`flow/run.sh`:
```
#!/bin/bash
# the make line also repeats each setting of config.mk as NAME=value (left out here)
make -C /OpenROAD-flow-scripts/flow DESIGN_CONFIG=/design/flow/config.mk WORK_HOME=/design/flow/orfs CLKGATE_MAP_FILE= finish
```
`flow/config.mk`:
```
export PLATFORM = sky130hd
export DESIGN_NAME = top
export DESIGN_NICKNAME = top
export VERILOG_FILES = /design/flow/design.v
export SDC_FILE = /design/flow/constraint.sdc
export NUM_CORES = 4
export LEC_CHECK = 0
export ABC_AREA = 1
export CAP_MARGIN = 20
export CORE_MARGIN = 2
export CORE_UTILIZATION = 70
export CTS_CLUSTER_DIAMETER = 28
export CTS_CLUSTER_SIZE = 87
export HOLD_SLACK_MARGIN = 0.29
export SETUP_SLACK_MARGIN = 3.9
export SLEW_MARGIN = 20
export TNS_END_PERCENT = 40
```
`flow/constraint.sdc`:
```
create_clock -name core_clock -period 27.2 [get_ports {sysclk}]
set_input_delay 5.4400 -clock core_clock [delete_from_list [all_inputs] [get_ports {sysclk}]]
set_output_delay 5.4400 -clock core_clock [all_outputs]
set_load 0.01 [all_outputs]
```
`flow/design.v`:
```
module rtcClkDivider (
	input sys_clk,
	input rst,
	output tick_500Hz,  
	output tick_5s      
);
reg [10:0]counter1;
reg [128:0] counter2;
parameter KEYCHANGE_PERIOD = 5 ;   
localparam [128:0] ctrl = KEYCHANGE_PERIOD*10;
always @(posedge sys_clk) begin
	if (rst) begin
		counter1 <= 0;
		counter2 <= 0;
	end
	else begin
		if (counter1==999) begin
			counter1 <=counter1+1;
		end
		else if (counter1==1999) begin
			counter1 <=0;
		end
		else begin
			counter1<=counter1+1;
		end
		if (counter2==(ctrl/2-1)) begin
			counter2 <=counter2+1;
		end
		else if (counter2==(ctrl-1)) begin
			counter2 <=0;
		end
		else begin
			counter2 <=counter2+1;
		end
	end
end
assign tick_500Hz = !rst && (counter1==999) ;
assign tick_5s = !rst && (counter2==(ctrl/2-1)) ;
endmodule
module timekeeper (
	input clk,     
	input rst,
	input en,
	output[15:0] cur_time	
);
reg [15:0] ct;
always @(posedge clk) begin
	if (rst) begin
		ct <= 0;
	end
	else if (en) begin
		if (ct==16'b1111111111111111) begin
			ct<=0;
		end
		else begin
			ct<=ct+1;
		end
	end
end
assign cur_time =ct ;
endmodule
module hasher (
	input clk,     
	input rst,
	input en,
	input [15:0] cur_time,
	input [15:0] student_id,
	output [15:0] cur_hash	
);
reg [31:0] prev_hash;
reg [15:0] curhash;
always @(*) begin
	prev_hash=cur_hash;
	prev_hash=(cur_time^student_id)-prev_hash;
	prev_hash=prev_hash*prev_hash;
	prev_hash=prev_hash>>8;
	prev_hash=prev_hash & 16'b1111111111111111;
end
always @(posedge clk) begin
	if (rst) begin
		curhash <= 0;
	end
	else if (en) begin
		curhash <= prev_hash[15:0];
	end
end
assign cur_hash = curhash ;
endmodule
module buttonFsm (
	input clk,
	input rst,
	input en,
	input button,    
	output stateful_button
);
reg sb;
reg [1:0] state;
always @(posedge clk) begin
	if (rst) begin
		state <= 0;
	end
	else if (en) begin
	case(state)
	0:
	begin
		if (button) begin
			state <=3;
		end
		else begin
			state <=0;	
		end	
	end
	1:
	begin
		if (button) begin
			state <=2;
		end
		else begin
			state <=1;	
		end	
	end
	2:
	begin
		if (button) begin
			state <=2;
		end
		else begin
			state <=0;	
		end	
	end
	3:
	begin
		if (button) begin
			state <=3;
		end
		else begin
			state <=1;	
		end	
	end
	default: begin
	end
	endcase
	end
end
always @(state or button) begin
	sb=0;
	case(state)
	0:
	begin
		if (button) begin
			sb=1;
		end
		else begin
			sb=0;	
		end	
	end
	1:
	begin
		if (button) begin
			sb=0;
		end
		else begin
			sb=1;	
		end	
	end
	2:
	begin
		if (button) begin
			sb=0;
		end
		else begin
			sb=0;
		end	
	end
	3:
	begin
		if (button) begin
			sb=1;
		end
		else begin
			sb=1;
		end	
	end
	default:
	 begin
	end
	endcase
end
assign stateful_button = sb ;
endmodule
module b16toBCD (
	input [15:0] to_display,
	input enable,
	output [3:0] D5,	
	output [3:0] D4,	
	output [3:0] D3,	
	output [3:0] D2,	
	output [3:0] D1	
);
	reg [15:0] temp;
	reg [3:0] t5;	
	reg [3:0] t4;
	reg [3:0] t3;
	reg [3:0] t2;
	reg [3:0] t1;
	always @(enable or to_display) begin
		temp = to_display ;
		if (enable==0) begin
			t5 = 4'b1111 ;
			t4 = 4'b1111 ;
			t3 = 4'b1111 ;
			t2 = 4'b1111 ;
			t1 = 4'b1111 ;
		end	
		else begin
			t1 = temp % 10 ;
			temp =temp/10 ;
			t2 = temp % 10 ;
			temp =temp/10 ;
			t3 = temp % 10 ;
			temp =temp/10 ;
			t4 = temp % 10 ;
			temp =temp/10 ;
			t5 = temp % 10 ;
		end
	end
	assign D5 =t5 ;
	assign D4 = t4 ;
	assign D3 = t3 ;
	assign D2 =  t2;
	assign D1 = t1 ;
endmodule
module top (
	input sysclk,     
	input rst,        
	input button_in,
	input [15:0] student_id,
	output[3:0] D5_out,	
	output[3:0] D4_out,	
	output[3:0] D3_out,	
	output[3:0] D2_out,	
	output[3:0] D1_out		
);
wire tick500;
wire tick5s;
wire [15:0] curtime;
wire [15:0] curhash;
wire disp;
rtcClkDivider clkd(
	.sys_clk(sysclk),    
	.rst(rst),
	.tick_500Hz(tick500), 
	.tick_5s(tick5s)
	);
timekeeper timekep(
	.clk(sysclk),    
	.rst(rst),
	.en(tick5s),
	.cur_time(curtime)	
	);
hasher hs(
	.clk(sysclk),  
	.rst(rst),
	.en(tick5s),
	.cur_time(curtime),
	.student_id(student_id),
	.cur_hash(curhash)	
	);
buttonFsm button(
	.clk(sysclk),
	.rst(rst),
	.en(tick500),
	.button(button_in),    
	.stateful_button(disp)
	);
b16toBCD display(
	.to_display(curhash),
	.enable(disp),
	.D5(D5_out),	
	.D4(D4_out),
	.D3(D3_out),
	.D2(D2_out),
	.D1(D1_out)
	);
endmodule
```
==> results of run 1 <==
[metrics by stage]
step / area [µm²] / utilization [%] / hold slack [ps] / worst slack, ps
final: 24700 / 74.3 / 459 / 5910
after floorplan: 23400 / - / 418 / 10970
after CTS: 24700 / 74.3 / 463 / 5990
after detailed placement: 24100 / 72.5 / 446 / 6520
after global routing: 24700 / 74.3 / 483 / 4310
after global placement: 24100 / 72.5 / 432 / 6930
[area by class of cell]
class / instances / area, µm² / share of cell area (%)
Multi-Input combinational cell: 2573 / 16800 / 68.1
Sequential cell: 176 / 3520 / 14.3
Inverter: 737 / 2770 / 11.2
Tap cell: 448 / 561 / 2.27
Timing Repair Buffer: 47 / 448 / 1.81
Clock buffer: 17 / 425 / 1.72
Clock inverter: 15 / 166 / 0.673
[layer usage]
metal	up-vias	track usage (%)	share of wire [%]
met5	-	0	0
met4	0	11.8	2.8
met3	184	4.88	6.4
met2	892	62.7	49
met1	10708	44.0	42
li1	11277	-	-
==> out/metrics.yaml, run 1 <==
die:
  die_h_um: 187
  core-area_um2: 33300
  rows: 67
  die_w_um: 187
  ioPinCount: 39
  chipArea_um2: 35000
  fp_util_pct: 70.4
logic_synthesis:
  ys_top_cells_by_count: "669 x nand2_1, 665 x inv_1, 424 x nor2_1"
  edf_count: 0
  ys_sh_simple_pct: 35.3
  async_flop_share_pct: 0
  synth.largest_area_cell: "fa_1"
  xor_area_share_pct: 5.34
  mux_area_share_pct: 0
  most_common_cell: "nand2_1"
  ys_seq_share_pct: 15.0
  syn_nets: 3867
  synth-seq-cells: 176
  avgSynthCellArea_um2: 6.62
  synth.area.top_cells: "fa_1 16%, dfxtp_1 15%, nand2_1 11%"
  synth_area_um2: 23400
  synthAoiAreaFrac_pct: 8.89
  synth_top_flop_cell: "dfxtp_1"
  ys_cells: 3544
  top_cell_area_share_pct: 16.1
  netlist_instances: 3544
  ys_types: 61
  logic_family: "simple AND/OR/NAND/NOR gates"
  yosys_warnings: 5
  adder_share_pct: 22.3
  ys_chip_area_um2: 23400
layout:
  finalNonFillerCells: 4013
  fill_cells: 2729
  syn2layout_area_growth_pct: 5.45
  final_nets: 3875
sta:
  period_used_pct: 78.3
  fin_crit_ps: 21290
  relSlewSlack_pct: 39.4
  drv_slew: 0
  fmax_mhz: 47.0
  finalClockSkew_ps: 16.5
  setup_violations: 0
  hold_viol: 0
  fin_tns_setup_ps: 0
  worst_pin_slew_ps: 907
  rsz0062_at_grt: "no"
clock_tree:
  clock_latency_ps: 450
  hold_buffers: 0
  clk_path_buf_depth: 2
  cts-root-buf: "clkbuf_16"
  htree_levels: 4
  cts_tree: "yes"
  cts_resized: 0
  path_clk_slew_ps: 70
  cts_setup_buffers: 0
  cts_buffers: 17
  cts.sinks: 176
worst_setup_path:
  crit_path_max_fanout: 46
  cp_slowest_cell: "clkdlybuf4s50_1"
  max_stage_delay_ps: 560
  r2r_end: "hs.curhash[15]"
  critical_path.top_delay_family: "simple AND/OR/NAND/NOR gates"
  critPathLaunch: "hs.curhash[13]"
  cp.buffers_inverters: 11
  cpMostUsedCell: "nand2_1"
  start_kind: "flip-flop"
  endpoint: "D4_out[3]"
  worst-setup-path-type: "flip-flop to primary output"
  cp_num_cells: 97
  r2r_slack_ps: 15610
  reg2reg_from: "timekep.ct[0]"
  crit_required_ps: 21760
  crit_arrival_ps: 15850
  rr_worst_depth: 44
  crit_path_end_kind: "primary output"
route:
  initialDrtViolationCount: 1899
  post_drt_wl_per_cell_um: 15.0
  first_pass_iters: 8
  vias: 23061
  route.detailed.drc: 0
  antennaDiodeCount: 0
  viasPerCell: 5.75
  drt-total-wl_um: 60000
  drtAntennaViolNets: 0
power_and_ir_drop:
  seq_power_mw: 0.259
  p_int_mw: 1.39
  p_sw_mw: 1.80
  top_power_group: "combinational cells"
  switching_share_pct: 56.5
  pwr_density_cell_nw_per_um2: 129
  combPwrFrac_pct: 84.1
  p_seq_share_pct: 8.1
  power_mw: 3.19
  p_comb_mw: 2.68
  clock_power_mw: 0.249
  power_frac_clock_pct: 7.8
  p_leak_nw: 12.1
  vdd_drop_max_v: 0.00112
place:
  place_congestion: 0.966
  placed_cells: 3981
  io_buffer_count: 38
  place_hpwl_um: 48400
global_routing:
  grt_overflow_total: 0
  grt_usage_pct: 35.2
  antenna_found_initial: 0
  grt_max_degree: 47
  grt_pass1_wl_um: 104000
  first_global_vias: 22919
run_status:
  status: "complete, no violations"
min_path:
  holdPathEnd: "clkd.counter2[106]"
  worstHoldPathCells: 1
  hp-start: "clkd.counter2[106]"
  hold_class: "flip-flop to flip-flop"
run:
  maxCapViolations: 0
  warning_count: 35
==> run 2, diff against run 1 <==
ABC_AREA = not set   (was 1)
CORE_UTILIZATION = 67   (was 70)
CTS_CLUSTER_DIAMETER = not set   (was 28)
CTS_CLUSTER_SIZE = 41   (was 87)
HOLD_SLACK_MARGIN = not set   (was 0.29)
SETUP_SLACK_MARGIN = not set   (was 3.9)
TNS_END_PERCENT = not set   (was 40)
clock period = 14.1 ns   (was 27.2 ns; I/O delays follow)
==> out/metrics.yaml, run 2 <==
run_status:
  status: "complete, no violations"
layout:
  fin_area_um2: 26600
  final_nets: 3466
  fin_util_pct: 76.9
  syn2layout_area_growth_pct: 12.9
route:
  post_drt_wl_per_cell_um: 18.4
  antennaDiodeCount: 0
  drtAntennaViolNets: 0
  drt-total-wl_um: 66400
  first_pass_iters: 8
  route.detailed.drc: 0
  viasPerCell: 6.40
  initialDrtViolationCount: 2047
  vias: 23111
die:
  ioPinCount: 39
  fp_util_pct: 68.1
  die_w_um: 191
  chipArea_um2: 36600
  die_h_um: 191
  core-area_um2: 34500
  rows: 68
logic_synthesis:
  adder_share_pct: 22.6
  netlist_instances: 3015
  ys_top_cells_by_count: "385 x nor2_1, 288 x inv_1, 256 x nand2_1"
  synthAoiAreaFrac_pct: 19.1
  synth-seq-cells: 176
  syn_nets: 3338
  edf_count: 0
  xor_area_share_pct: 9.77
  ys_sh_simple_pct: 25.0
  yosys_warnings: 5
  ys_cells: 3015
  synth.largest_area_cell: "fa_1"
  logic_family: "simple AND/OR/NAND/NOR gates"
  ys_types: 129
  ys_chip_area_um2: 23500
  synth_top_flop_cell: "dfxtp_1"
  top_cell_area_share_pct: 16.1
  mux_area_share_pct: 1.79
  avgSynthCellArea_um2: 7.80
  synth_area_um2: 23500
  synth.area.top_cells: "fa_1 16%, dfxtp_1 15%, nor2_1 6.1%"
  async_flop_share_pct: 0
  most_common_cell: "nor2_1"
  ys_seq_share_pct: 15.0
global_routing:
  grt_max_degree: 80
  grt_pass1_wl_um: 109000
  grt_usage_pct: 36.2
  grt_overflow_total: 0
  first_global_vias: 22748
  antenna_found_initial: 0
clock_tree:
  hold_buffers: 0
  cts_buffers: 17
  path_clk_slew_ps: 70
  clk_path_buf_depth: 2
  clock_latency_ps: 440
  cts_tree: "yes"
  htree_levels: 4
  cts-root-buf: "clkbuf_16"
  cts.sinks: 176
worst_setup_path:
  start_kind: "flip-flop"
  cp.buffers_inverters: 8
  crit_path_end_kind: "primary output"
  worst-setup-path-type: "flip-flop to primary output"
  crit_required_ps: 11280
  max_stage_delay_ps: 440
  rr_worst_depth: 42
  critPathLaunch: "hs.curhash[13]"
  crit_arrival_ps: 10920
  cp_num_cells: 47
  endpoint: "D4_out[2]"
  r2r_end: "hs.curhash[15]"
  r2r_slack_ps: 3900
  reg2reg_from: "hs.curhash[1]"
  critical_path.top_delay_family: "AND-OR/OR-AND gates"
  crit_path_max_fanout: 8
  cpMostUsedCell: "buf_4"
  cp_slowest_cell: "or4_1"
sta:
  fin_crit_ps: 13740
  relSlewSlack_pct: 34.4
  finalClockSkew_ps: 10.9
  worst_pin_slew_ps: 972
  fmax_mhz: 72.8
  drv_slew: 0
  period_used_pct: 97.4
  fin_ws_ps: 363
  hold_viol: 0
  setup_violations: 0
min_path:
  holdPathEnd: "clkd.counter1[0]"
  hold_class: "flip-flop to flip-flop"
  hp-start: "clkd.counter1[0]"
  worstHoldPathCells: 1
place:
  place_congestion: 0.944
  post-place-ws_ps: -353
  post_dp_cell_area_um2: 25000
  io_buffer_count: 38
  place_hpwl_um: 50700
power_and_ir_drop:
  combPwrFrac_pct: 80.7
  p_comb_mw: 4.10
  p_sw_mw: 2.53
  p_leak_nw: 11.5
  p_int_mw: 2.55
  switching_share_pct: 49.7
  power_frac_clock_pct: 9.5
  seq_power_mw: 0.499
  pwr_density_cell_nw_per_um2: 191
  vdd_drop_max_v: 0.000885
  p_seq_share_pct: 9.8
  clock_power_mw: 0.483
  top_power_group: "combinational cells"
run:
  maxCapViolations: 0
  warning_count: 35
-- run 2: stage by stage --
stage          hold WS [ps]  power (mW)  TNS [ps]  instances
2_1_floorplan           418        3.56         0       3015
3_3_place_gp            429        4.33         0       3531
3_5_place_dp            440        4.58      -910       3531
4_1_cts                 456        5.09         0       3572
5_1_grt                 498        5.74      -780       3610
6_report                450        5.08         0       3610
-- run 2: area by class of cell --
cell class / instances / area [µm²]
multi-input combinational: 2422 / 19000
fill: 2500 / 7980
clock buffer: 19 / 453
sequential: 176 / 3520
timing repair buffer: 221 / 1750
tap: 455 / 569
clock inverter: 12 / 141
inverter: 305 / 1160
-- run 2: what timing repair did --
item / 4_1_cts / 5_1_grt
pin swaps: 9 / 33
buffers inserted: 10 / 38
gates resized: 29 / 112
endpoints found under the setup margin: 10 / 14
-- run 2: metal layers --
layer | part of all wire [%] | wire, µm | track usage, %
met3 | 7.0 | 4630 | 5.18
met2 | 49 | 32700 | 63.3
met1 | 40 | 26600 | 45.1
met5 | 0 | 0 | 0
met4 | 3.7 | 2430 | 13.7
==> run 3, diff against run 2 <==
ABC_AREA = 1   (was not set)
CORE_UTILIZATION = 72   (was 67)
CTS_CLUSTER_SIZE = 100   (was 41)
PLACE_DENSITY = 0.35   (was not set)
clock period = 16.6 ns   (was 14.1 ns; I/O delays follow)
==> out/metrics.yaml, run 3 <==
run_status:
  status: "failed layout checks"
  so_faults: "negative setup slack"
route:
  first_pass_iters: 8
  route.detailed.drc: 0
  viasPerCell: 5.93
  initialDrtViolationCount: 2345
  drt-total-wl_um: 68200
  post_drt_wl_per_cell_um: 16.5
  vias: 24452
  drtAntennaViolNets: 0
  antennaDiodeCount: 0
clock_tree:
  path_clk_slew_ps: 70
  cts-root-buf: "clkbuf_16"
  clock_latency_ps: 450
  cts_buffers: 17
  htree_levels: 4
  cts.sinks: 176
  clk_path_buf_depth: 2
  cts_tree: "yes"
sta:
  worst_pin_slew_ps: 869
  relSlewSlack_pct: 42.0
  fmax_mhz: 59.4
  period_used_pct: 101
  whs_ps: 452
  finalClockSkew_ps: 16.8
  drv_slew: 0
  fin_crit_ps: 16840
  fin_ws_ps: -243
  hold_viol: 0
  rsz0062_at_grt: "yes"
  setup_violations: 5
power_and_ir_drop:
  clock_power_mw: 0.436
  p_comb_mw: 4.12
  vdd_drop_max_v: 0.00140
  combPwrFrac_pct: 82.7
  pwr_density_cell_nw_per_um2: 185
  p_leak_nw: 13.2
  p_int_mw: 2.30
  power_mw: 4.98
  seq_power_mw: 0.424
  switching_share_pct: 53.8
  top_power_group: "combinational cells"
  power_frac_clock_pct: 8.7
  p_seq_share_pct: 8.5
  p_sw_mw: 2.68
place:
  placed_cells: 3989
  io_buffer_count: 38
  place_congestion: 0.984
  place_hpwl_um: 48700
die:
  die_h_um: 184
  fp_util_pct: 72.6
  die_w_um: 184
  rows: 66
  core-area_um2: 32300
  chipArea_um2: 34000
  ioPinCount: 39
global_routing:
  grt_pass1_wl_um: 103000
  antenna_found_initial: 0
  grtUsageMet3_pct: 5.65
  met1_usage_pct: 44.8
  grt_max_degree: 54
  grt.busiest_layer: "met2"
  grt_overflow_total: 0
  first_global_vias: 22742
  grt_use_met2_pct: 66.0
  grt_usage_pct: 36.9
logic_synthesis:
  synthAoiAreaFrac_pct: 8.89
  xor_area_share_pct: 5.34
  synth.largest_area_cell: "fa_1"
  top_cell_area_share_pct: 16.1
  synth.area.top_cells: "fa_1 16%, dfxtp_1 15%, nand2_1 11%"
  avgSynthCellArea_um2: 6.62
  ys_sh_simple_pct: 35.3
  ys_cells: 3544
  synth-seq-cells: 176
  mux_area_share_pct: 0
  most_common_cell: "nand2_1"
  synth_area_um2: 23400
  syn_nets: 3867
  netlist_instances: 3544
  adder_share_pct: 22.3
  ys_chip_area_um2: 23400
  ys_top_cells_by_count: "669 x nand2_1, 665 x inv_1, 424 x nor2_1"
  edf_count: 0
  ys_seq_share_pct: 15.0
  logic_family: "simple AND/OR/NAND/NOR gates"
  synth_top_flop_cell: "dfxtp_1"
  ys_types: 61
  yosys_warnings: 5
  async_flop_share_pct: 0
min_path:
  hp-start: "clkd.counter1[0]"
  holdPathEnd: "clkd.counter1[0]"
  worstHoldPathCells: 1
  hold_class: "flip-flop to flip-flop"
worst_setup_path:
  crit_path_max_fanout: 8
  rr_worst_depth: 44
  cp.buffers_inverters: 17
  endpoint: "D4_out[1]"
  cpMostUsedCell: "nand2_4"
  cp_num_cells: 98
  start_kind: "flip-flop"
  worst-setup-path-type: "flip-flop to primary output"
  crit_arrival_ps: 13520
  crit_path_end_kind: "primary output"
  cp_slowest_cell: "dfxtp_4"
  critPathLaunch: "hs.curhash[14]"
  reg2reg_from: "hs.curhash[2]"
  r2r_slack_ps: 4900
  max_stage_delay_ps: 370
  critical_path.top_delay_family: "simple AND/OR/NAND/NOR gates"
  r2r_end: "hs.curhash[15]"
  crit_required_ps: 13280
layout:
  finalNonFillerCells: 4124
  fill_cells: 2112
  final_nets: 3992
  syn2layout_area_growth_pct: 14.6
run:
  warning_count: 36
  maxCapViolations: 0
[run 3: layer usage]
metal,part of all wire (%),vias up
li1,-,11565
met1,38,11301
met2,49,1255
met3,8.0,331
met4,4.5,0
met5,0,-
[run 3: through the flow]
step	instance area, µm²	util (%)	worst slack (ps)	setup TNS, ps
after floorplan	23400	-	2490	0
after global placement	24200	75.0	52.8	0
after global routing	26900	83.2	-1250	-7620
after detailed placement	24200	75.0	-747	-4430
final	26900	83.2	-243	-806
after CTS	25100	77.8	11.7	0
[run 3: cell type report]
type	count	area, µm²	area share [%]
Clock buffer	18	439	1.63
Clock inverter	14	189	0.703
Inverter	737	2800	10.4
Multi-Input combinational cell	2583	18100	67.2
Sequential cell	176	3530	13.1
Tap cell	442	553	2.06
Timing Repair Buffer	154	1300	4.83
[run 3: timing repair]
action,in CTS,in global routing
cloned,3,8
buffers inserted,17,75
hold buffers,0,0
setup endpoints to repair,7,7
resized,36,298
pin swaps,8,133
==> run 4, diff against run 3 <==
ABC_AREA = not set   (was 1)
CORE_UTILIZATION = 71   (was 72)
CTS_CLUSTER_DIAMETER = 29   (was not set)
CTS_CLUSTER_SIZE = 35   (was 100)
HOLD_SLACK_MARGIN = -0.07   (was not set)
PLACE_DENSITY = not set   (was 0.35)
SETUP_SLACK_MARGIN = 3.72   (was not set)
clock period = 12.7 ns   (was 16.6 ns; I/O delays follow)
==> out/metrics.yaml, run 4 <==
global_routing:
  grt_overflow_total: 1356
  grt_usage_pct: 93.2
logic_synthesis:
  synthAoiAreaFrac_pct: 19.1
  synth-seq-cells: 176
  ys_cells: 3015
  most_common_cell: "nor2_1"
  top_cell_area_share_pct: 16.1
  synth.largest_area_cell: "fa_1"
  synth.area.top_cells: "fa_1 16%, dfxtp_1 15%, nor2_1 6.1%"
  logic_family: "simple AND/OR/NAND/NOR gates"
  adder_share_pct: 22.6
  ys_sh_simple_pct: 25.0
  ys_chip_area_um2: 23500
  edf_count: 0
  avgSynthCellArea_um2: 7.80
  syn_nets: 3338
  xor_area_share_pct: 9.77
  mux_area_share_pct: 1.79
  synth_area_um2: 23500
  async_flop_share_pct: 0
  ys_seq_share_pct: 15.0
  ys_types: 129
  yosys_warnings: 5
  synth_top_flop_cell: "dfxtp_1"
  netlist_instances: 3015
  ys_top_cells_by_count: "385 x nor2_1, 288 x inv_1, 256 x nand2_1"
run_status:
  firstError: "[ERROR GRT-0232] Routing congestion too high. Check the congestion heatmap in the GUI."
  haltStage: "5_1_grt"
  status: "aborted with a tool error"
clock_tree:
  clk_path_buf_depth: 2
  cts_buffers: 17
  htree_levels: 4
  cts.sinks: 176
  cts-root-buf: "clkbuf_16"
die:
  die_w_um: 186
  ioPinCount: 39
  rows: 66
  core-area_um2: 32600
  fp_util_pct: 72.1
  chipArea_um2: 34600
  die_h_um: 186
place:
  placed_cells: 3596
  place_hpwl_um: 54000
  post_dp_cell_area_um2: 26200
  io_buffer_count: 38
  place_congestion: 0.969
-- run 4: timing repair --
action                     in CTS
resized                       377
setup buffers                 180
setup endpoints to repair      34
pin swaps                     189
hold buffers                    0
-- run 4: metal layers --
layer | GRT overflow | GRT usage (%)
met1 | 25 | 86.0
met2 | 857 | 112
met3 | 21 | 75.9
met4 | 446 | 108
met5 | 7 | 52.9
-- run 4: per-stage QoR --
stage          setup TNS (ps)  setup WS (ps)  hold slack (ps)
2_1_floorplan               0            555              418
3_3_place_gp            -39.5          -39.5              431
3_5_place_dp            -1430           -353              453
4_1_cts                     0            237              470
==> run 5, diff against run 4 <==
CTS_CLUSTER_DIAMETER = not set   (was 29)
CTS_CLUSTER_SIZE = 37   (was 35)
HOLD_SLACK_MARGIN = -0.1   (was -0.07)
SETUP_SLACK_MARGIN = 1.68   (was 3.72)
clock period = 13.2 ns   (was 12.7 ns; I/O delays follow)
==> out/metrics.yaml, run 5 <==
clock_tree:
  hold_buffers: 0
  clk_path_buf_depth: 2
  cts.sinks: 176
  htree_levels: 4
  cts_buffers: 17
  cts-root-buf: "clkbuf_16"
logic_synthesis:
  synth.area.top_cells: "fa_1 16%, dfxtp_1 15%, nor2_1 6.1%"
  synth-seq-cells: 176
  xor_area_share_pct: 9.77
  async_flop_share_pct: 0
  adder_share_pct: 22.6
  ys_cells: 3015
  ys_top_cells_by_count: "385 x nor2_1, 288 x inv_1, 256 x nand2_1"
  logic_family: "simple AND/OR/NAND/NOR gates"
  edf_count: 0
  top_cell_area_share_pct: 16.1
  yosys_warnings: 5
  syn_nets: 3338
  ys_types: 129
  synth_area_um2: 23500
  synth_top_flop_cell: "dfxtp_1"
  most_common_cell: "nor2_1"
  mux_area_share_pct: 1.79
  synthAoiAreaFrac_pct: 19.1
  avgSynthCellArea_um2: 7.80
  ys_sh_simple_pct: 25.0
  ys_chip_area_um2: 23500
  synth.largest_area_cell: "fa_1"
  ys_seq_share_pct: 15.0
  netlist_instances: 3015
die:
  ioPinCount: 39
  die_w_um: 186
  chipArea_um2: 34600
  core-area_um2: 32600
  rows: 66
  die_h_um: 186
  fp_util_pct: 72.1
run_status:
  status: "aborted with a tool error"
  haltStage: "5_1_grt"
place:
  post-place-ws_ps: -518
  placed_cells: 3515
  place_hpwl_um: 51500
  io_buffer_count: 38
  place_congestion: 0.955
[run 5: metrics by stage]
stage / util (%) / setup TNS, ps / area, µm² / power [mW]
floorplan: - / 0 / 23900 / 3.80
global placement: 77.7 / -113 / 25300 / 4.59
detailed placement: 77.7 / -1900 / 25300 / 4.94
CTS: 87.4 / 0 / 28500 / 5.99
[run 5: timing repair]
item,in CTS
pin swaps,176
resized,308
setup endpoints to repair,25
hold endpoints to repair,0
setup buffers,166
cloned,1
==> run 6, diff against run 5 <==
ABC_AREA = 1   (was not set)
CORE_ASPECT_RATIO = 0.5   (was not set)
CORE_UTILIZATION = 72   (was 71)
CTS_CLUSTER_DIAMETER = 397   (was not set)
CTS_CLUSTER_SIZE = 95   (was 37)
HOLD_SLACK_MARGIN = not set   (was -0.1)
PLACE_DENSITY = 0.4   (was not set)
SETUP_SLACK_MARGIN = 2.7   (was 1.68)
TNS_END_PERCENT = 5   (was not set)
clock period = 11.8 ns   (was 13.2 ns; I/O delays follow)
==> out/metrics.yaml, run 6 <==
run_status:
  status: "aborted with a tool error"
  haltStage: "5_1_grt"
  firstError: "[ERROR GRT-0232] Routing congestion too high. Check the congestion heatmap in the GUI."
global_routing:
  grt_usage_pct: 77.0
  grt_overflow_total: 100
logic_synthesis:
  synth_area_um2: 23400
  synth_top_flop_cell: "dfxtp_1"
  ys_seq_share_pct: 15.0
  netlist_instances: 3544
  edf_count: 0
  synth-seq-cells: 176
  ys_sh_simple_pct: 35.3
  synth.area.top_cells: "fa_1 16%, dfxtp_1 15%, nand2_1 11%"
  xor_area_share_pct: 5.34
  most_common_cell: "nand2_1"
  avgSynthCellArea_um2: 6.62
  ys_types: 61
  logic_family: "simple AND/OR/NAND/NOR gates"
  ys_top_cells_by_count: "669 x nand2_1, 665 x inv_1, 424 x nor2_1"
  synth.largest_area_cell: "fa_1"
  top_cell_area_share_pct: 16.1
  mux_area_share_pct: 0
  synthAoiAreaFrac_pct: 8.89
  syn_nets: 3867
  ys_chip_area_um2: 23400
  ys_cells: 3544
  adder_share_pct: 22.3
  yosys_warnings: 5
  async_flop_share_pct: 0
die:
  die_h_um: 132
  fp_util_pct: 73.5
  core-area_um2: 31900
  die_w_um: 259
  ioPinCount: 39
  rows: 46
  chipArea_um2: 34100
place:
  io_buffer_count: 38
  placed_cells: 4464
  place_hpwl_um: 57700
  place_congestion: 0.940
  post-place-ws_ps: -2910
  post_dp_cell_area_um2: 27900
clock_tree:
  cts_buffers: 17
  hold_buffers: 0
  cts-root-buf: "clkbuf_16"
  clk_path_buf_depth: 2
  htree_levels: 4
  cts.sinks: 176
-- run 6: layer usage --
layer	GRT overflow	GRT usage, %
met2	55	91.8
met4	38	69.8
met1	4	77.1
met5	0	41.7
met3	3	66.6
-- run 6: timing repair --
action,4_1_cts
buffers inserted,5
pin swaps,10
endpoints found under the setup margin,34
gates resized,81
==> run 7, diff against run 6 <==
ABC_AREA = not set   (was 1)
CORE_ASPECT_RATIO = not set   (was 0.5)
CORE_UTILIZATION = 40   (was 72)
CTS_CLUSTER_DIAMETER = not set   (was 397)
CTS_CLUSTER_SIZE = not set   (was 95)
PLACE_DENSITY = not set   (was 0.4)
SETUP_SLACK_MARGIN = 2.65   (was 2.7)
TNS_END_PERCENT = not set   (was 5)
clock period = 20.1 ns   (was 11.8 ns; I/O delays follow)
==> out/metrics.yaml, run 7 <==
run_status:
  status: "complete, no violations"
global_routing:
  grt_overflow_total: 0
  first_global_vias: 21176
  grt_max_degree: 68
  grt_pass1_wl_um: 105000
  grt_usage_pct: 21.0
  antenna_found_initial: 1
logic_synthesis:
  ys_seq_share_pct: 15.0
  ys_chip_area_um2: 23500
  syn_nets: 3338
  synth.largest_area_cell: "fa_1"
  adder_share_pct: 22.6
  netlist_instances: 3015
  synth_area_um2: 23500
  synthAoiAreaFrac_pct: 19.1
  mux_area_share_pct: 1.79
  synth.area.top_cells: "fa_1 16%, dfxtp_1 15%, nor2_1 6.1%"
  ys_types: 129
  yosys_warnings: 5
  ys_top_cells_by_count: "385 x nor2_1, 288 x inv_1, 256 x nand2_1"
  avgSynthCellArea_um2: 7.80
  most_common_cell: "nor2_1"
  xor_area_share_pct: 9.77
  synth_top_flop_cell: "dfxtp_1"
  ys_sh_simple_pct: 25.0
  synth-seq-cells: 176
  edf_count: 0
  async_flop_share_pct: 0
  ys_cells: 3015
  top_cell_area_share_pct: 16.1
  logic_family: "simple AND/OR/NAND/NOR gates"
sta:
  fmax_mhz: 60.4
  hold_viol: 0
  whs_ps: 449
  relSlewSlack_pct: 33.9
  fin_tns_setup_ps: 0
  fin_ws_ps: 3550
  rsz0062_at_grt: "no"
  drv_slew: 0
  setup_violations: 0
  period_used_pct: 82.3
  fin_crit_ps: 16550
  finalClockSkew_ps: 20.1
  worst_pin_slew_ps: 985
worst_setup_path:
  crit_path_max_fanout: 31
  cp.buffers_inverters: 9
  critPathLaunch: "hs.curhash[13]"
  rr_worst_depth: 41
  endpoint: "D4_out[2]"
  start_kind: "flip-flop"
  cp_slowest_cell: "or4_1"
  max_stage_delay_ps: 590
  worst-setup-path-type: "flip-flop to primary output"
  crit_arrival_ps: 12530
  r2r_end: "hs.curhash[15]"
  r2r_slack_ps: 9480
  reg2reg_from: "hs.curhash[2]"
  crit_required_ps: 16080
  crit_path_end_kind: "primary output"
  critical_path.top_delay_family: "simple AND/OR/NAND/NOR gates"
  cp_num_cells: 52
power_and_ir_drop:
  top_power_group: "combinational cells"
  seq_power_mw: 0.350
  p_seq_share_pct: 10.1
  clock_power_mw: 0.353
  power_mw: 3.46
  p_comb_mw: 2.75
  p_leak_nw: 10.8
  p_sw_mw: 1.68
  p_int_mw: 1.78
  pwr_density_cell_nw_per_um2: 134
  combPwrFrac_pct: 79.7
  switching_share_pct: 48.6
  power_frac_clock_pct: 10.2
  vdd_drop_max_v: 0.000388
route:
  drtAntennaViolNets: 0
  drt-total-wl_um: 64000
  post_drt_wl_per_cell_um: 16.9
  route.detailed.drc: 0
  first_pass_iters: 5
  antennaDiodeCount: 0
  initialDrtViolationCount: 1339
  vias: 21644
  viasPerCell: 5.71
layout:
  syn2layout_area_growth_pct: 9.62
  logic_area_um2: 18700
  finalNonFillerCells: 3788
  final_nets: 3333
  flop_area_um2: 3530
  fill_cells: 5881
min_path:
  holdPathEnd: "clkd.counter1[0]"
  worstHoldPathCells: 1
  hold_class: "flip-flop to flip-flop"
  hp-start: "clkd.counter1[0]"
clock_tree:
  cts_buffers: 17
  clk_path_buf_depth: 2
  cts_tree: "yes"
  cts.sinks: 176
  htree_levels: 4
  cts-root-buf: "clkbuf_16"
  clock_latency_ps: 450
  hold_buffers: 0
  path_clk_slew_ps: 80
die:
  ioPinCount: 39
  chipArea_um2: 60800
  fp_util_pct: 40.6
  rows: 88
  core-area_um2: 57900
  die_h_um: 247
  die_w_um: 247
run:
  warning_count: 33
  maxCapViolations: 0
place:
  placed_cells: 3734
  io_buffer_count: 38
  place_congestion: 0.908
  place_hpwl_um: 50200
  post-place-ws_ps: 2090
[run 7: timing repair]
action / in CTS / in global routing
endpoints found under the hold margin: 0 / 0
gates resized: 11 / 59
endpoints found under the setup margin: 12 / 13
buffers inserted: 1 / 21
pin swaps: 1 / 18
[run 7: area by class of cell]
class                      instances  share of cell area, %
clock buffer                      17                   1.65
clock inverter                    15                  0.839
inverter                         305                   4.44
multi-input combinational       2422                   72.6
sequential                       176                   13.7
tap                              765                   3.71
timing repair buffer              88                   3.06
[run 7: stage by stage]
| step | utilization (%) | cell area [µm²] |
|---|---|---|
| floorplan | - | 23500 |
| global placement | 42.5 | 24600 |
| detailed placement | 42.5 | 24600 |
| CTS | 43.7 | 25300 |
| global route | 44.5 | 25800 |
| finish | 44.5 | 25800 |
[run 7: per-layer routing]
| layer | GRT usage, % | up-vias | wire, µm |
|---|---|---|---|
| met1 | 27.2 | 10518 | 28700 |
| met4 | 6.18 | 2 | 1610 |
| met2 | 36.9 | 522 | 31300 |
| met5 | 0 | - | 11 |
| met3 | 1.90 | 108 | 2370 |
| li1 | - | 10494 | - |
==> run 8, diff against run 7 <==
CAP_MARGIN = 40   (was 20)
CELL_PAD_IN_SITES_GLOBAL_PLACEMENT = 2   (was not set)
CTS_CLUSTER_DIAMETER = 399   (was not set)
CTS_CLUSTER_SIZE = 100   (was not set)
PLACE_DENSITY = 0.42   (was not set)
SETUP_SLACK_MARGIN = -2.0   (was 2.65)
clock period = 25.0 ns   (was 20.1 ns; I/O delays follow)
==> out/metrics.yaml, run 8 <==
run_status:
  status: "complete, no violations"
logic_synthesis:
  most_common_cell: "nor2_1"
  synth.largest_area_cell: "fa_1"
  mux_area_share_pct: 1.79
  logic_family: "simple AND/OR/NAND/NOR gates"
  synth-seq-cells: 176
  synth_area_um2: 23500
  avgSynthCellArea_um2: 7.80
  synth_top_flop_cell: "dfxtp_1"
  ys_cells: 3015
  edf_count: 0
  syn_nets: 3338
  ys_top_cells_by_count: "385 x nor2_1, 288 x inv_1, 256 x nand2_1"
  yosys_warnings: 5
  ys_chip_area_um2: 23500
  adder_share_pct: 22.6
  ys_seq_share_pct: 15.0
  synthAoiAreaFrac_pct: 19.1
  async_flop_share_pct: 0
  netlist_instances: 3015
  synth.area.top_cells: "fa_1 16%, dfxtp_1 15%, nor2_1 6.1%"
  ys_sh_simple_pct: 25.0
  xor_area_share_pct: 9.77
  top_cell_area_share_pct: 16.1
  ys_types: 129
sta:
  period_used_pct: 79.1
  fin_tns_setup_ps: 0
  finalClockSkew_ps: 26.2
  drv_slew: 0
  setup_violations: 0
  rsz0062_at_grt: "no"
  whs_ps: 453
  fmax_mhz: 50.6
  relSlewSlack_pct: 33.5
  fin_crit_ps: 19770
  worst_pin_slew_ps: 997
  hold_viol: 0
min_path:
  worstHoldPathCells: 1
  hp-start: "clkd.counter1[0]"
  hold_class: "flip-flop to flip-flop"
  holdPathEnd: "clkd.counter1[0]"
power_and_ir_drop:
  p_leak_nw: 10.7
  p_seq_share_pct: 9.9
  pwr_density_cell_nw_per_um2: 112
  vdd_drop_max_v: 0.000352
  top_power_group: "combinational cells"
  p_sw_mw: 1.41
  seq_power_mw: 0.282
  p_int_mw: 1.42
  power_mw: 2.83
  combPwrFrac_pct: 79.9
  switching_share_pct: 49.8
  clock_power_mw: 0.287
  p_comb_mw: 2.26
  power_frac_clock_pct: 10.1
die:
  die_w_um: 247
  die_h_um: 247
  ioPinCount: 39
  chipArea_um2: 60800
  core-area_um2: 57900
  fp_util_pct: 40.6
  rows: 88
layout:
  syn2layout_area_growth_pct: 7.96
  final_nets: 3327
route:
  viasPerCell: 5.64
  wl_met2_um: 32800
  antennaDiodeCount: 0
  route.detailed.drc: 0
  post_drt_wl_per_cell_um: 18.0
  top_layer: "met5"
  drt-total-wl_um: 68200
  first_pass_iters: 5
  wirelength_met1_um: 32200
  met3_length_um: 2310
  drtAntennaViolNets: 0
  initialDrtViolationCount: 1200
  vias: 21345
global_routing:
  grt_overflow_total: 0
  grt_usage_pct: 22.6
  grt_pass1_wl_um: 112000
  antenna_found_initial: 3
  first_global_vias: 21123
  grt_max_degree: 70
clock_tree:
  clock_latency_ps: 460
  cts.sinks: 176
  cts_buffers: 17
  cts_tree: "yes"
  path_clk_slew_ps: 80
  clk_path_buf_depth: 2
  cts-root-buf: "clkbuf_16"
  htree_levels: 4
  cts_setup_buffers: 0
  cts_resized: 0
  hold_buffers: 0
worst_setup_path:
  r2r_end: "hs.curhash[15]"
  start_kind: "flip-flop"
  cp_num_cells: 52
  rr_worst_depth: 40
  crit_arrival_ps: 14770
  worst-setup-path-type: "flip-flop to primary output"
  crit_path_end_kind: "primary output"
  reg2reg_from: "hs.curhash[3]"
  max_stage_delay_ps: 740
  crit_path_max_fanout: 18
  endpoint: "D4_out[2]"
  critical_path.top_delay_family: "AND-OR/OR-AND gates"
  critPathLaunch: "hs.curhash[13]"
  cp.buffers_inverters: 10
  crit_required_ps: 20000
  cp_slowest_cell: "nor4_4"
  r2r_slack_ps: 14750
  cpMostUsedCell: "inv_2"
run:
  maxCapViolations: 0
  warning_count: 35
place:
  io_buffer_count: 38
  place_hpwl_um: 54400
  place_congestion: 0.871
==> run 8: stage by stage <==
| stage | cells | instance area (µm²) | utilization (%) | setup WS [ps] |
|---|---|---|---|---|
| after floorplan | 3015 | 23500 | - | 9270 |
| after global placement | 3735 | 24600 | 42.5 | 6010 |
| after detailed placement | 3746 | 24700 | 42.7 | 5610 |
| after CTS | 3778 | 25400 | 43.8 | 5020 |
| after global routing | 3782 | 25400 | 43.9 | 4080 |
| final | 3782 | 25400 | 43.9 | 5230 |
==> run 8: final cells by class <==
type,instances,area (µm²)
sequential,176,3520
tap,765,957
fill,5974,32500
inverter,305,1150
clock buffer,17,425
multi-input combinational,2422,18400
timing repair buffer,82,723
clock inverter,15,211
==> run 8: layer usage <==
layer / up-vias / track usage [%]
met5: - / 0
met4: 6 / 4.29
met3: 62 / 2.23
met2: 436 / 39.0
met1: 10366 / 30.8
li1: 10475 / -
==> run 9, diff against run 8 <==
CELL_PAD_IN_SITES_DETAIL_PLACEMENT = 0   (was not set)
CELL_PAD_IN_SITES_GLOBAL_PLACEMENT = 1   (was 2)
CORE_UTILIZATION = 62   (was 40)
CTS_CLUSTER_DIAMETER = not set   (was 399)
CTS_CLUSTER_SIZE = not set   (was 100)
PLACE_DENSITY = not set   (was 0.42)
SETUP_SLACK_MARGIN = not set   (was -2.0)
clock period = 12.2 ns   (was 25.0 ns; I/O delays follow)
==> out/metrics.yaml, run 9 <==
run_status:
  status: "failed layout checks"
  so_faults: "negative setup slack"
global_routing:
  grt_max_degree: 89
  grt_usage_pct: 35.7
  first_global_vias: 24557
  antenna_found_initial: 5
  grt_overflow_total: 0
  grt_pass1_wl_um: 116000
die:
  fp_util_pct: 62.8
  chipArea_um2: 39500
  die_h_um: 199
  ioPinCount: 39
  core-area_um2: 37500
  rows: 71
  die_w_um: 199
logic_synthesis:
  ys_sh_simple_pct: 25.0
  syn_nets: 3338
  yosys_warnings: 5
  synth.area.top_cells: "fa_1 16%, dfxtp_1 15%, nor2_1 6.1%"
  mux_area_share_pct: 1.79
  synth-seq-cells: 176
  adder_share_pct: 22.6
  logic_family: "simple AND/OR/NAND/NOR gates"
  most_common_cell: "nor2_1"
  synth.largest_area_cell: "fa_1"
  avgSynthCellArea_um2: 7.80
  ys_top_cells_by_count: "385 x nor2_1, 288 x inv_1, 256 x nand2_1"
  ys_cells: 3015
  async_flop_share_pct: 0
  synthAoiAreaFrac_pct: 19.1
  ys_seq_share_pct: 15.0
  ys_types: 129
  edf_count: 0
  ys_chip_area_um2: 23500
  netlist_instances: 3015
  xor_area_share_pct: 9.77
  synth_area_um2: 23500
  synth_top_flop_cell: "dfxtp_1"
  top_cell_area_share_pct: 16.1
worst_setup_path:
  r2r_slack_ps: 2490
  crit_arrival_ps: 10200
  cp_slowest_cell: "or4_4"
  cp_num_cells: 48
  endpoint: "D4_out[2]"
  crit_path_end_kind: "primary output"
  worst-setup-path-type: "flip-flop to primary output"
  start_kind: "flip-flop"
  r2r_end: "hs.curhash[15]"
  max_stage_delay_ps: 530
  reg2reg_from: "hs.curhash[1]"
  crit_path_max_fanout: 6
  critPathLaunch: "hs.curhash[14]"
  cp.buffers_inverters: 12
  rr_worst_depth: 42
  crit_required_ps: 9760
  cpMostUsedCell: "buf_6"
  critical_path.top_delay_family: "AND-OR/OR-AND gates"
route:
  vias: 24503
  route.detailed.drc: 0
  viasPerCell: 6.06
  initialDrtViolationCount: 1906
  drtAntennaViolNets: 0
  drt-total-wl_um: 72000
  post_drt_wl_per_cell_um: 17.8
  first_pass_iters: 8
place:
  io_buffer_count: 38
  place_hpwl_um: 54400
  place_congestion: 0.983
  placed_cells: 3923
clock_tree:
  cts-root-buf: "clkbuf_16"
  cts_tree: "yes"
  path_clk_slew_ps: 80
  clk_path_buf_depth: 2
  cts.sinks: 176
  hold_buffers: 0
  htree_levels: 4
  clock_latency_ps: 430
  cts_buffers: 17
sta:
  hold_viol: 0
  whs_ps: 467
  fin_ws_ps: -436
  setup_violations: 10
  fin_tns_setup_ps: -2750
  period_used_pct: 104
  relSlewSlack_pct: 41.8
  fmax_mhz: 79.1
  worst_pin_slew_ps: 870
  drv_slew: 0
  finalClockSkew_ps: 13.4
  rsz0062_at_grt: "yes"
  fin_crit_ps: 12640
min_path:
  hold_class: "flip-flop to flip-flop"
  hp-start: "clkd.counter1[0]"
  worstHoldPathCells: 1
  holdPathEnd: "clkd.counter1[0]"
power_and_ir_drop:
  combPwrFrac_pct: 81.8
  p_leak_nw: 13.6
  p_comb_mw: 5.11
  power_frac_clock_pct: 9.0
  switching_share_pct: 48.3
  pwr_density_cell_nw_per_um2: 205
  p_sw_mw: 3.02
  p_seq_share_pct: 9.2
  vdd_drop_max_v: 0.00127
  top_power_group: "combinational cells"
  seq_power_mw: 0.577
  p_int_mw: 3.23
  clock_power_mw: 0.562
layout:
  finalNonFillerCells: 4044
  final_nets: 3842
  syn2layout_area_growth_pct: 29.6
  fill_cells: 2488
run:
  maxCapViolations: 0
  warning_count: 37
-- run 9: metal layers --
metal,GRT usage (%),part of all wire [%],vias to the layer above
met5,0,0.065,-
met4,15.1,4.3,8
met3,4.59,6.2,268
met2,63.9,50,971
met1,43.2,40,11749
li1,-,-,11507
-- run 9: what timing repair did --
item	CTS	global route
cloned	0	1
setup endpoints to repair	14	18
gates resized	185	141
pin swaps	112	69
buffers inserted	46	41
hold endpoints to repair	0	0
-- run 9: through the flow --
stage	setup WS, ps	instance area [µm²]	power [mW]	util, %
floorplan	9.96	23700	4.12	-
global placement	-244	27800	5.39	74.3
detailed placement	-520	27800	5.59	74.3
CTS	-136	29500	6.20	78.7
global route	-827	30500	7.02	81.3
finish	-436	30500	6.25	81.3
-- run 9: area by class of cell --
type                    instances  area, µm²  area share (%)
diodes                          1       2.50         0.00821
clock buffers                  17        425            1.39
clock inverters                15        193           0.632
well taps                     511        639            2.10
repair buffers                597       4740            15.5
inverters                     305       1150            3.79
flip-flops and latches        176       3530            11.6
multi-input cells            2422      19800            65.0
==> run 10, diff against run 9 <==
CAP_MARGIN = 20   (was 40)
CELL_PAD_IN_SITES_DETAIL_PLACEMENT = not set   (was 0)
CELL_PAD_IN_SITES_GLOBAL_PLACEMENT = not set   (was 1)
CORE_UTILIZATION = 72   (was 62)
CTS_CLUSTER_DIAMETER = 28   (was not set)
CTS_CLUSTER_SIZE = 87   (was not set)
PLACE_DENSITY_LB_ADDON = 0.28   (was not set)
SETUP_SLACK_MARGIN = 3.9   (was not set)
TNS_END_PERCENT = 40   (was not set)
clock period = 27.0 ns   (was 12.2 ns; I/O delays follow)
==> out/metrics.yaml, run 10 <==
place:
  place_congestion: 0.975
  post_dp_cell_area_um2: 24200
  placed_cells: 3405
  io_buffer_count: 38
  place_hpwl_um: 50400
sta:
  drv_slew: 0
  relSlewSlack_pct: 16.4
  worst_pin_slew_ps: 1240
  fin_crit_ps: 20160
  period_used_pct: 74.7
  finalClockSkew_ps: 16.5
  fmax_mhz: 49.6
  setup_violations: 0
  fin_tns_setup_ps: 0
  hold_viol: 0
  rsz0062_at_grt: "no"
  whs_ps: 454
power_and_ir_drop:
  p_leak_nw: 10.6
  vdd_drop_max_v: 0.000461
  p_seq_share_pct: 9.5
  clock_power_mw: 0.266
  p_sw_mw: 1.38
  pwr_density_cell_nw_per_um2: 110
  seq_power_mw: 0.261
  top_power_group: "combinational cells"
  switching_share_pct: 50.5
  power_frac_clock_pct: 9.7
  p_int_mw: 1.35
  combPwrFrac_pct: 80.7
  p_comb_mw: 2.21
die:
  rows: 66
  ioPinCount: 39
  core-area_um2: 32400
  die_w_um: 185
  chipArea_um2: 34100
  die_h_um: 185
  fp_util_pct: 72.7
worst_setup_path:
  cp.buffers_inverters: 8
  rr_worst_depth: 37
  worst-setup-path-type: "flip-flop to primary output"
  r2r_slack_ps: 16180
  crit_path_end_kind: "primary output"
  r2r_end: "hs.curhash[15]"
  crit_path_max_fanout: 31
  cp_num_cells: 49
  critical_path.top_delay_family: "simple AND/OR/NAND/NOR gates"
  crit_arrival_ps: 14760
  cpMostUsedCell: "ha_1"
  start_kind: "flip-flop"
  crit_required_ps: 21600
  max_stage_delay_ps: 880
  critPathLaunch: "hs.curhash[13]"
  cp_slowest_cell: "o41ai_1"
  endpoint: "D4_out[2]"
  reg2reg_from: "hs.curhash[5]"
min_path:
  hp-start: "clkd.counter1[0]"
  hold_class: "flip-flop to flip-flop"
  holdPathEnd: "clkd.counter1[0]"
  worstHoldPathCells: 1
logic_synthesis:
  synth-seq-cells: 176
  top_cell_area_share_pct: 16.1
  avgSynthCellArea_um2: 7.80
  synth_top_flop_cell: "dfxtp_1"
  edf_count: 0
  synthAoiAreaFrac_pct: 19.1
  most_common_cell: "nor2_1"
  syn_nets: 3338
  adder_share_pct: 22.6
  synth_area_um2: 23500
  ys_cells: 3015
  synth.largest_area_cell: "fa_1"
  async_flop_share_pct: 0
  ys_types: 129
  mux_area_share_pct: 1.79
  netlist_instances: 3015
  synth.area.top_cells: "fa_1 16%, dfxtp_1 15%, nor2_1 6.1%"
  ys_sh_simple_pct: 25.0
  ys_seq_share_pct: 15.0
  xor_area_share_pct: 9.77
  logic_family: "simple AND/OR/NAND/NOR gates"
  ys_top_cells_by_count: "385 x nor2_1, 288 x inv_1, 256 x nand2_1"
  ys_chip_area_um2: 23500
  yosys_warnings: 5
global_routing:
  grt_pass1_wl_um: 108000
  grt_overflow_total: 0
  grt_usage_pct: 38.8
  first_global_vias: 22369
  grt_max_degree: 88
  antenna_found_initial: 2
route:
  post_drt_wl_per_cell_um: 19.1
  initialDrtViolationCount: 2200
  viasPerCell: 6.63
  drt-total-wl_um: 65700
  vias: 22775
  route.detailed.drc: 0
  antennaDiodeCount: 0
  drtAntennaViolNets: 0
  first_pass_iters: 6
layout:
  fill_cells: 2288
  syn2layout_area_growth_pct: 5.50
  logic_area_um2: 18400
  fin_util_pct: 76.7
  flop_area_um2: 3520
  finalNonFillerCells: 3437
  fin_area_um2: 24800
  final_nets: 3305
clock_tree:
  path_clk_slew_ps: 70
  cts_setup_buffers: 0
  hold_buffers: 0
  cts-root-buf: "clkbuf_16"
  htree_levels: 4
  cts_buffers: 17
  cts_tree: "yes"
  clk_path_buf_depth: 2
  cts.sinks: 176
  cts_resized: 0
  clock_latency_ps: 440
run_status:
  status: "complete, no violations"
run:
  warning_count: 33
  maxCapViolations: 0
[run 10: routing by layer]
layer,vias up,share of wire (%),track usage [%]
li1,10435,-,-
met1,10866,39,48.2
met2,1176,48,66.4
met3,294,7.5,5.96
met4,4,4.9,18.4
met5,-,0.040,0
[run 10: stage by stage]
step / worst slack, ps / total power [mW]
floorplan: 10870 / 1.86
global placement: 8040 / 2.25
detailed placement: 7580 / 2.43
CTS: 7110 / 2.72
global route: 5680 / 3.00
finish: 6840 / 2.73
[run 10: cell type report]
type | count | share of cell area [%]
flip-flops and latches | 176 | 14.2
well taps | 442 | 2.23
repair buffers | 60 | 2.20
clock buffers | 18 | 1.77
multi-input cells | 2422 | 74.2
inverters | 305 | 4.62
clock inverters | 14 | 0.786
==> run 11, diff against run 10 <==
CORE_UTILIZATION = 71   (was 72)
CTS_CLUSTER_DIAMETER = not set   (was 28)
CTS_CLUSTER_SIZE = 37   (was 87)
HOLD_SLACK_MARGIN = -0.05   (was not set)
PLACE_DENSITY_LB_ADDON = not set   (was 0.28)
SETUP_SLACK_MARGIN = not set   (was 3.9)
TNS_END_PERCENT = not set   (was 40)
clock period = 12.0 ns   (was 27.0 ns; I/O delays follow)
==> out/metrics.yaml, run 11 <==
run_status:
  status: "aborted with a tool error"
  haltStage: "5_1_grt"
  firstError: "[ERROR GRT-0116] Global routing finished with congestion. Check the congestion regions in the DRC Viewer."
logic_synthesis:
  synthAoiAreaFrac_pct: 19.1
  synth_top_flop_cell: "dfxtp_1"
  async_flop_share_pct: 0
  synth.largest_area_cell: "fa_1"
  synth-seq-cells: 176
  xor_area_share_pct: 9.77
  syn_nets: 3338
  ys_top_cells_by_count: "385 x nor2_1, 288 x inv_1, 256 x nand2_1"
  ys_chip_area_um2: 23500
  ys_cells: 3015
  yosys_warnings: 5
  avgSynthCellArea_um2: 7.80
  netlist_instances: 3015
  most_common_cell: "nor2_1"
  synth_area_um2: 23500
  ys_sh_simple_pct: 25.0
  top_cell_area_share_pct: 16.1
  logic_family: "simple AND/OR/NAND/NOR gates"
  ys_types: 129
  synth.area.top_cells: "fa_1 16%, dfxtp_1 15%, nor2_1 6.1%"
  mux_area_share_pct: 1.79
  edf_count: 0
  adder_share_pct: 22.6
  ys_seq_share_pct: 15.0
die:
  rows: 66
  core-area_um2: 32600
  die_w_um: 186
  ioPinCount: 39
  chipArea_um2: 34600
  die_h_um: 186
  fp_util_pct: 72.1
clock_tree:
  clk_path_buf_depth: 2
  hold_buffers: 0
  cts-root-buf: "clkbuf_16"
  htree_levels: 4
  cts.sinks: 176
  cts_buffers: 17
place:
  placed_cells: 3913
  io_buffer_count: 38
  place_hpwl_um: 61300
  place_congestion: 0.976
  post-place-ws_ps: -644
global_routing:
  grt_overflow_total: 69
  grt_usage_pct: 78.2
## run 11: metal layers
metal  GRT overflow  global-route usage, %
met1              1                   76.8
met2             22                   94.2
met3              2                   63.3
met4             44                   82.2
met5              0                   29.9
## run 11: through the flow
step / area [µm²] / util, % / power [mW]
after floorplan: 23800 / - / 4.19
after global placement: 28200 / 86.5 / 5.89
after detailed placement: 28200 / 86.5 / 6.41
after CTS: 30500 / 93.6 / 7.36
## run 11: repair_timing
action	CTS
gates resized	263
endpoints found under the setup margin	18
pin swaps	127
setup buffers	83
==> run 12, diff against run 11 <==
CORE_UTILIZATION = 58   (was 71)
CTS_CLUSTER_DIAMETER = 28   (was not set)
CTS_CLUSTER_SIZE = not set   (was 37)
HOLD_SLACK_MARGIN = not set   (was -0.05)
SETUP_SLACK_MARGIN = 3.9   (was not set)
TNS_END_PERCENT = 40   (was not set)
clock period = 13.6 ns   (was 12.0 ns; I/O delays follow)
==> out/metrics.yaml, run 12 <==
clock_tree:
  cts_tree: "yes"
  cts-root-buf: "clkbuf_16"
  htree_levels: 4
  clk_path_buf_depth: 2
  clock_latency_ps: 440
  cts_buffers: 17
  path_clk_slew_ps: 70
  cts.sinks: 176
layout:
  finalNonFillerCells: 3866
  flop_area_um2: 3530
  fin_util_pct: 74.2
  logic_area_um2: 20400
  fill_cells: 2969
  final_nets: 3650
  syn2layout_area_growth_pct: 25.8
logic_synthesis:
  edf_count: 0
  adder_share_pct: 22.6
  mux_area_share_pct: 1.79
  xor_area_share_pct: 9.77
  ys_chip_area_um2: 23500
  synthAoiAreaFrac_pct: 19.1
  logic_family: "simple AND/OR/NAND/NOR gates"
  synth.largest_area_cell: "fa_1"
  netlist_instances: 3015
  ys_cells: 3015
  async_flop_share_pct: 0
  synth_area_um2: 23500
  ys_sh_simple_pct: 25.0
  synth-seq-cells: 176
  syn_nets: 3338
  top_cell_area_share_pct: 16.1
  synth_top_flop_cell: "dfxtp_1"
  ys_seq_share_pct: 15.0
  yosys_warnings: 5
  ys_top_cells_by_count: "385 x nor2_1, 288 x inv_1, 256 x nand2_1"
  avgSynthCellArea_um2: 7.80
  ys_types: 129
  most_common_cell: "nor2_1"
  synth.area.top_cells: "fa_1 16%, dfxtp_1 15%, nor2_1 6.1%"
global_routing:
  grt_max_degree: 95
  first_global_vias: 23086
  grt_overflow_total: 0
  antenna_found_initial: 2
  grt_pass1_wl_um: 113000
  grt_usage_pct: 32.6
route:
  first_pass_iters: 10
  drt-total-wl_um: 71200
  post_drt_wl_per_cell_um: 18.4
  route.detailed.drc: 0
  viasPerCell: 6.11
  initialDrtViolationCount: 2045
  drtAntennaViolNets: 0
  vias: 23624
die:
  chipArea_um2: 42200
  rows: 73
  fp_util_pct: 58.9
  ioPinCount: 39
  die_w_um: 205
  die_h_um: 205
  core-area_um2: 39900
sta:
  relSlewSlack_pct: 39.3
  setup_violations: 0
  period_used_pct: 96.7
  finalClockSkew_ps: 18.2
  fin_crit_ps: 13150
  rsz0062_at_grt: "yes"
  drv_slew: 0
  worst_pin_slew_ps: 910
  hold_viol: 0
  fmax_mhz: 76.0
power_and_ir_drop:
  pwr_density_cell_nw_per_um2: 202
  seq_power_mw: 0.518
  p_seq_share_pct: 8.7
  power_frac_clock_pct: 8.4
  p_leak_nw: 12.8
  top_power_group: "combinational cells"
  p_sw_mw: 2.81
  clock_power_mw: 0.504
  p_comb_mw: 4.96
  p_int_mw: 3.17
  combPwrFrac_pct: 82.9
  vdd_drop_max_v: 0.000792
  switching_share_pct: 47.0
worst_setup_path:
  cp_slowest_cell: "or4_4"
  critPathLaunch: "hs.curhash[14]"
  worst-setup-path-type: "flip-flop to primary output"
  critical_path.top_delay_family: "AND-OR/OR-AND gates"
  crit_path_end_kind: "primary output"
  r2r_end: "hs.curhash[15]"
  rr_worst_depth: 42
  cp.buffers_inverters: 9
  reg2reg_from: "timekep.ct[2]"
  max_stage_delay_ps: 510
  r2r_slack_ps: 3720
  start_kind: "flip-flop"
  crit_arrival_ps: 10430
  endpoint: "D4_out[2]"
  crit_path_max_fanout: 10
  crit_required_ps: 10880
  cp_num_cells: 46
place:
  io_buffer_count: 38
  place_hpwl_um: 51700
  place_congestion: 0.958
  placed_cells: 3605
min_path:
  hold_class: "flip-flop to flip-flop"
  hp-start: "clkd.counter1[0]"
  holdPathEnd: "clkd.counter1[0]"
  worstHoldPathCells: 1
run:
  warning_count: 38
  maxCapViolations: 0
run_status:
  status: "complete, no violations"
-- run 12: per-stage QoR --
stage	hold slack [ps]	instance area [µm²]	setup slack, ps	setup TNS [ps]	total power, mW
6_report	457	29600	448	0	5.98
5_1_grt	498	29600	68.7	0	6.72
4_1_cts	461	27900	870	0	5.25
3_5_place_dp	445	25500	-218	-301	4.71
3_3_place_gp	431	25500	104	0	4.55
2_1_floorplan	418	23900	1270	0	3.69
-- run 12: per-layer routing --
metal	global-route usage [%]	up-vias	part of all wire [%]	wire length, µm
li1	-	11116	-	-
met1	41.2	11428	41	29000
met2	57.6	853	50	35700
met3	2.76	225	5.1	3610
met4	13.0	2	3.9	2780
met5	0	-	0.018	13
-- run 12: layout make-up --
type / instances / area share [%]
multi-input combinational: 2423 / 68.9
clock inverter: 13 / 0.566
timing repair buffer: 404 / 10.8
inverter: 305 / 3.99
tap: 525 / 2.22
sequential: 176 / 11.9
clock buffer: 19 / 1.53
antenna: 1 / 0.00845
-- run 12: timing repair --
item / in CTS / in global routing
hold buffers: 0 / 0
gates resized: 226 / 201
setup buffers: 120 / 107
cloned: 1 / 0
setup endpoints to repair: 33 / 34
pin swaps: 89 / 177
==> run 13, diff against run 12 <==
ABC_AREA = 1   (was not set)
CORE_UTILIZATION = 71   (was 58)
CTS_CLUSTER_DIAMETER = not set   (was 28)
CTS_CLUSTER_SIZE = 74   (was not set)
HOLD_SLACK_MARGIN = -0.07   (was not set)
SETUP_SLACK_MARGIN = not set   (was 3.9)
TNS_END_PERCENT = not set   (was 40)
clock period = 11.3 ns   (was 13.6 ns; I/O delays follow)
==> out/metrics.yaml, run 13 <==
place:
  place_congestion: 0.956
  io_buffer_count: 38
  place_hpwl_um: 66100
  post-place-ws_ps: -3420
die:
  rows: 66
  fp_util_pct: 72.1
  core-area_um2: 32500
  chipArea_um2: 34500
  die_h_um: 186
  ioPinCount: 39
  die_w_um: 186
logic_synthesis:
  synth.area.top_cells: "fa_1 16%, dfxtp_1 15%, nand2_1 11%"
  synthAoiAreaFrac_pct: 8.89
  ys_top_cells_by_count: "669 x nand2_1, 665 x inv_1, 424 x nor2_1"
  adder_share_pct: 22.3
  synth-seq-cells: 176
  ys_chip_area_um2: 23400
  synth.largest_area_cell: "fa_1"
  top_cell_area_share_pct: 16.1
  yosys_warnings: 5
  mux_area_share_pct: 0
  most_common_cell: "nand2_1"
  xor_area_share_pct: 5.34
  ys_seq_share_pct: 15.0
  logic_family: "simple AND/OR/NAND/NOR gates"
  syn_nets: 3867
  ys_types: 61
  async_flop_share_pct: 0
  avgSynthCellArea_um2: 6.62
  synth_top_flop_cell: "dfxtp_1"
  ys_cells: 3544
  synth_area_um2: 23400
  edf_count: 0
  ys_sh_simple_pct: 35.3
  netlist_instances: 3544
clock_tree:
  cts.sinks: 176
  cts_buffers: 17
  clk_path_buf_depth: 2
  cts-root-buf: "clkbuf_16"
  htree_levels: 4
run_status:
  status: "aborted with a tool error"
  firstError: "[ERROR GRT-0116] Global routing finished with congestion. Check the congestion regions in the DRC Viewer."
  haltStage: "5_1_grt"
global_routing:
  grt_usage_pct: 93.9
  grt_overflow_total: 1485
==> run 13: repair_timing <==
item	CTS
hold buffers	0
setup endpoints to repair	25
pin swaps	160
setup buffers	129
resized	336
gates cloned	8
endpoints found under the hold margin	0
==> run 13: through the flow <==
stage                     setup TNS (ps)  instances  cell area (µm²)
after floorplan                    -9300       3544            23800
after global placement            -23220       4563            28900
after detailed placement          -38980       4563            28900
after CTS                         -37630       4730            31500
==> run 13: metal layers <==
metal,global-route usage (%),GRT overflow
met5,58.5,3
met4,105,392
met3,78.4,22
met2,114,1037
met1,85.6,31
Power is estimated from default activity; no workload was simulated.
